==> job 6769: inputs <==
## battle_ship
module battle_ship(
      input wire clk,			 
      input wire clr,
      input wire btnU,
      input wire btnD,
      input wire btnR,
      input wire btnL,
      input wire sel,
	    input sw,
      output wire [2:0] red,	 
      output wire [2:0] green,   
      output wire [1:0] blue,	     
      output wire [3:0] an,
      output wire [7:0] seg,
      output wire hsync,		 
      output wire vsync			 
	);
export LEC_CHECK = 0
export CAP_MARGIN = 20
export CORE_MARGIN = 2
export CORE_UTILIZATION = 58
export CTS_CLUSTER_SIZE = 61
export HOLD_SLACK_MARGIN = 0.3
export SETUP_SLACK_MARGIN = 1.97
export SLEW_MARGIN = 20
export TNS_END_PERCENT = 5
create_clock -name core_clock -period 7.44 [get_ports {clk}]
run.sh (not shown) runs the stock make flow with config.mk's settings and CLKGATE_MAP_FILE=.
==> job 6738: changes against job 6769 <==
CORE_UTILIZATION = 33   (was 58)
CTS_CLUSTER_SIZE = not set   (was 61)
HOLD_SLACK_MARGIN = not set   (was 0.3)
SETUP_SLACK_MARGIN = not set   (was 1.97)
TNS_END_PERCENT = not set   (was 5)
==> flow/constraint.sdc (replaced) <==
create_clock -name core_clock -period 13.4 [get_ports {clk}]
set_input_delay 2.6800 -clock core_clock [delete_from_list [all_inputs] [get_ports {clk}]]
set_output_delay 2.6800 -clock core_clock [all_outputs]
set_load 0.01 [all_outputs]
==> notes <==
Job 6738 finished clean. Job 6769 produced a clean layout.
Between job 6738 and job 6769, the lower sequential share of layout area is in job 6738 (gap 0.56 points).
In job 6769 the global-route usage is higher than in job 6738, by 16 points.
In job 6738 the via count is smaller than in job 6769, by about 2.3%.
First-iteration DRC count: job 6769 is larger than job 6738 (15%).
Against job 6769, the clock power of job 6738 is smaller by 44%.
==> figures <==
Seq pwr: job 6738 745 uW; job 6769 1340 uW
Signal buffers share of area: job 6738 2.629%; job 6769 2.726%
Portion of total power attributed to sequential cells: job 6738 43.4%; job 6769 43.5%
Length of routed met3 wiring: job 6738 3468 um; job 6769 5068 um
Filler Cells Inserted: job 6738 4,369; job 6769 2,101
Slew @ Worst Pin: job 6738 1035 ps; job 6769 1104 ps
Run status: job 6738 complete, no violations; job 6769 complete, no violations
Total detailed-routing wirelength: job 6738 50,640 um; job 6769 48,800 um
Count of non-filler cells in the finished layout: job 6738 2,369; job 6769 2,147
Clock-cell share: job 6738 5.921%; job 6769 6.019%
Pin count of the biggest net entering global routing: job 6738 76; job 6769 70

---

==> inputs of build 58 <==
Starting RTL as in the previous note.
clock: 10.0 ns
lec_check: 0
abc_area: 1
cap_margin: 35
core_aspect_ratio: 1.54
core_margin: 2
core_utilization: 40
cts_cluster_size: 88
gpl_routability_driven: 0
gpl_timing_driven: 0
place_density_lb_addon: 0.3
slew_margin: 20
tns_end_percent: 70
==> inputs of trial 4, as changes to build 58 <==
- ABC_AREA: 1 -> default
- CAP_MARGIN: 35 -> 20
- CORE_ASPECT_RATIO: 1.54 -> default
- CORE_UTILIZATION: 40 -> 56
- CTS_CLUSTER_SIZE: 88 -> default
- GPL_ROUTABILITY_DRIVEN: 0 -> default
- GPL_TIMING_DRIVEN: 0 -> default
- PLACE_DENSITY_LB_ADDON: 0.3 -> default
- TNS_END_PERCENT: 70 -> default
==> flow/constraint.sdc (replaced) <==
create_clock -name core_clock -period 5.21 [get_ports {clk}]
set_input_delay 1.0420 -clock core_clock [delete_from_list [all_inputs] [get_ports {clk}]]
set_output_delay 1.0420 -clock core_clock [all_outputs]
set_load 0.01 [all_outputs]
==> inputs of build 59, as changes to build 58 <==
- CAP_MARGIN: 35 -> 20
- CORE_ASPECT_RATIO: 1.54 -> default
- CORE_UTILIZATION: 40 -> 68
- CTS_CLUSTER_SIZE: 88 -> default
- GPL_ROUTABILITY_DRIVEN: 0 -> default
- GPL_TIMING_DRIVEN: 0 -> default
- PLACE_DENSITY_LB_ADDON: 0.3 -> default
- SETUP_SLACK_MARGIN: default -> 0.82
- TNS_END_PERCENT: 70 -> default
==> flow/constraint.sdc (replaced) <==
create_clock -name core_clock -period 3.16 [get_ports {clk}]
set_input_delay 0.6320 -clock core_clock [delete_from_list [all_inputs] [get_ports {clk}]]
set_output_delay 0.6320 -clock core_clock [all_outputs]
set_load 0.01 [all_outputs]
==> notes <==
Of build 58 and trial 4, build 58 has the higher cell area (gap about 3%, measured against trial 4). Between build 58 and trial 4, the lower sequential share of layout area is in build 58 (gap 0.91 points). Final cell count: trial 4 is lower than build 58 (20%). In area after synthesis, build 58 and build 59 do not differ. Of build 58 and trial 4, trial 4 has the higher total power (gap about 50%, measured against trial 4). Between build 58 and trial 4, the lower wire length is in build 58 (gap 5.0%, measured against trial 4). Between trial 4 and build 58, the lower clock power is in build 58 (gap 99%, measured against build 58). Worst setup slack: build 58 is higher than trial 4 (2.6 ns). Between trial 4 and build 58, the lower core utilization is in build 58 (gap 17 points). In trial 4 the global-route usage is higher than in build 58, by 11 points. In trial 4 the clock-buffer cell count is higher than in build 58, by 7. Build 58 ran to the end with no violations. Trial 4 finished with timing, DRC and antenna clean. Build 59 stopped in clock tree synthesis (4_1_cts).
==> figures <==
Outcome: build 59 did not finish; build 58 timing/DRC/antenna clean; trial 4 timing/DRC/antenna clean
Last stage reached: build 59 clock tree synthesis (4_1_cts); build 58 -; trial 4 -
Detail Route Antenna Nets: build 59 -; build 58 0; trial 4 0
Crit. path cell count: build 59 -; build 58 31; trial 4 17
Sequential logic power: build 59 -; build 58 1.00 mW; trial 4 1.92 mW
Area used by sequential logic in the layout: build 59 -; build 58 4740 um2; trial 4 4750 um2
Multi-Input Combinational: build 59 -; build 58 1487; trial 4 1470
WL final: build 59 -; build 58 45400 um; trial 4 47800 um
Final design instance area without fill: build 59 -; build 58 15500 um2; trial 4 15000 um2
Initial antenna violation count: build 59 -; build 58 0; trial 4 0
Routed wire length on met3: build 59 -; build 58 2330 um; trial 4 4540 um
Worst stage delay on the critical path: build 59 -; build 58 0.65 ns; trial 4 0.45 ns
Setup slack of the most critical reg-to-reg path: build 59 -; build 58 3.34 ns; trial 4 0.78 ns
Global-route wire length before repair: build 59 -; build 58 70700 um; trial 4 73700 um
Post-CTS repair timing setup buffer count: build 59 -; build 58 0; trial 4 0
Share of the yosys chip area belonging to registers: build 59 0.342; build 58 0.342; trial 4 0.342
Bufs on Longest Clock Path: build 59 -; build 58 3; trial 4 3
Most numerous cell in the Yosys netlist: build 59 sky130_fd_sc_hd__nand2_1; build 58 sky130_fd_sc_hd__nand2_1; trial 4 sky130_fd_sc_hd__nor2_1
Final total power: build 59 -; build 58 2.22 mW; trial 4 4.32 mW
Endpoint of the worst register-to-register path: build 59 -; build 58 confirm_select.pships[26]; trial 4 confirm_select.pships[27]
Clock Power Share: build 59 -; build 58 0.423; trial 4 0.431
Xor-xnor portion of the synthesized cell area: build 59 0.0171; build 58 0.0171; trial 4 0.0240
Static Leakage: build 59 -; build 58 6.64 nW; trial 4 5.47 nW
Root buffer cell: build 59 -; build 58 sky130_fd_sc_hd__clkbuf_16; trial 4 sky130_fd_sc_hd__clkbuf_16

---

==> run A <==
Starting RTL as in the previous note.
Settings: LEC_CHECK=0, CAP_MARGIN=20, CORE_MARGIN=2, CORE_UTILIZATION=70, CTS_CLUSTER_DIAMETER=63, CTS_CLUSTER_SIZE=32, SETUP_SLACK_MARGIN=2.57, SLEW_MARGIN=20; clock period 8.68 ns.
==> run H: changes against run A <==
- CORE_UTILIZATION: 70 -> 68
- CTS_CLUSTER_DIAMETER: 63 -> 30
- CTS_CLUSTER_SIZE: 32 -> unset
- SETUP_SLACK_MARGIN: 2.57 -> unset
==> flow/constraint.sdc (replaced) <==
create_clock -name core_clock -period 3.24 [get_ports {clk}]
set_input_delay 0.6480 -clock core_clock [delete_from_list [all_inputs] [get_ports {clk}]]
set_output_delay 0.6480 -clock core_clock [all_outputs]
set_load 0.01 [all_outputs]
==> run F: changes against run A <==
- CORE_UTILIZATION: 70 -> 40
- CTS_CLUSTER_DIAMETER: 63 -> unset
- CTS_CLUSTER_SIZE: 32 -> unset
- SETUP_SLACK_MARGIN: 2.57 -> unset
==> flow/constraint.sdc (replaced) <==
create_clock -name core_clock -period 3.92 [get_ports {clk}]
set_input_delay 0.7840 -clock core_clock [delete_from_list [all_inputs] [get_ports {clk}]]
set_output_delay 0.7840 -clock core_clock [all_outputs]
set_load 0.01 [all_outputs]
==> results.sh <==
# flow metrics
export IMPL_outcome="stopped before the end"
export IMPL_stop_stage="5_1_grt"
export IMPL_error_line="[ERROR GRT-0116] Global routing finished with congestion. Check the congestion regions in the DRC Viewer."
export IMPL_grt_ovfl_total=142
export IMPL_grt_use_total_pct=74.6
export IMPL_cts_resized=123
export IMPL_routabilityCongestion=1.24
export IMPL_die_w_um=147
export IMPL_dp_cells=2348
export IMPL_chipHeight_um=147
export IMPL_cts_buffers_inserted=40
export IMPL_htreeDepth=2
export IMPL_grt_use_met2_pct=95.2
export IMPL_rows=52
(the above is from run H)
==> results.sh <==
# physical design summary
export IMPL_grt_max_degree=89
export IMPL_chipHeight_um=190
export IMPL_rows=68
export IMPL_dp_cells=2368
export IMPL_grt_use_total_pct=28.8
export IMPL_die_w_um=190
export IMPL_outcome="complete, no violations"
export IMPL_routabilityCongestion=1.06
export IMPL_cts_buffers_inserted=27
(the above is from run F)
==> results.sh <==
# physical design summary
export IMPL_routabilityCongestion=1.07
export IMPL_synth_cells=1848
export IMPL_boundaryPins=30
export IMPL_cts_resized=0
export IMPL_die_w_um=145
export IMPL_grt_use_met2_pct=72.7
export IMPL_grt_ovfl_total=0
export IMPL_chipHeight_um=145
export IMPL_htreeDepth=1
export IMPL_cts_buffers_inserted=17
export IMPL_synth_edff_count=0
export IMPL_outcome="complete, no violations"
export IMPL_crit_chain="nand4_1, inv_1, and2_1, nand3b_1, nor2_1, ha_1, a211oi_1, o21a_1, or3_1, a31oi_1, a2bb2oi_2, a41oi_1, a21oi_1, nand4_1, and4b_1, xor2_1, or3_1, a21oi_1"
export IMPL_comb_cell_share_pct=57.5
export IMPL_dp_cells=2044
export IMPL_rows=51
export IMPL_cts_buffer_depth=3
(the above is from run A)
Power and IR drop assume default switching activity.
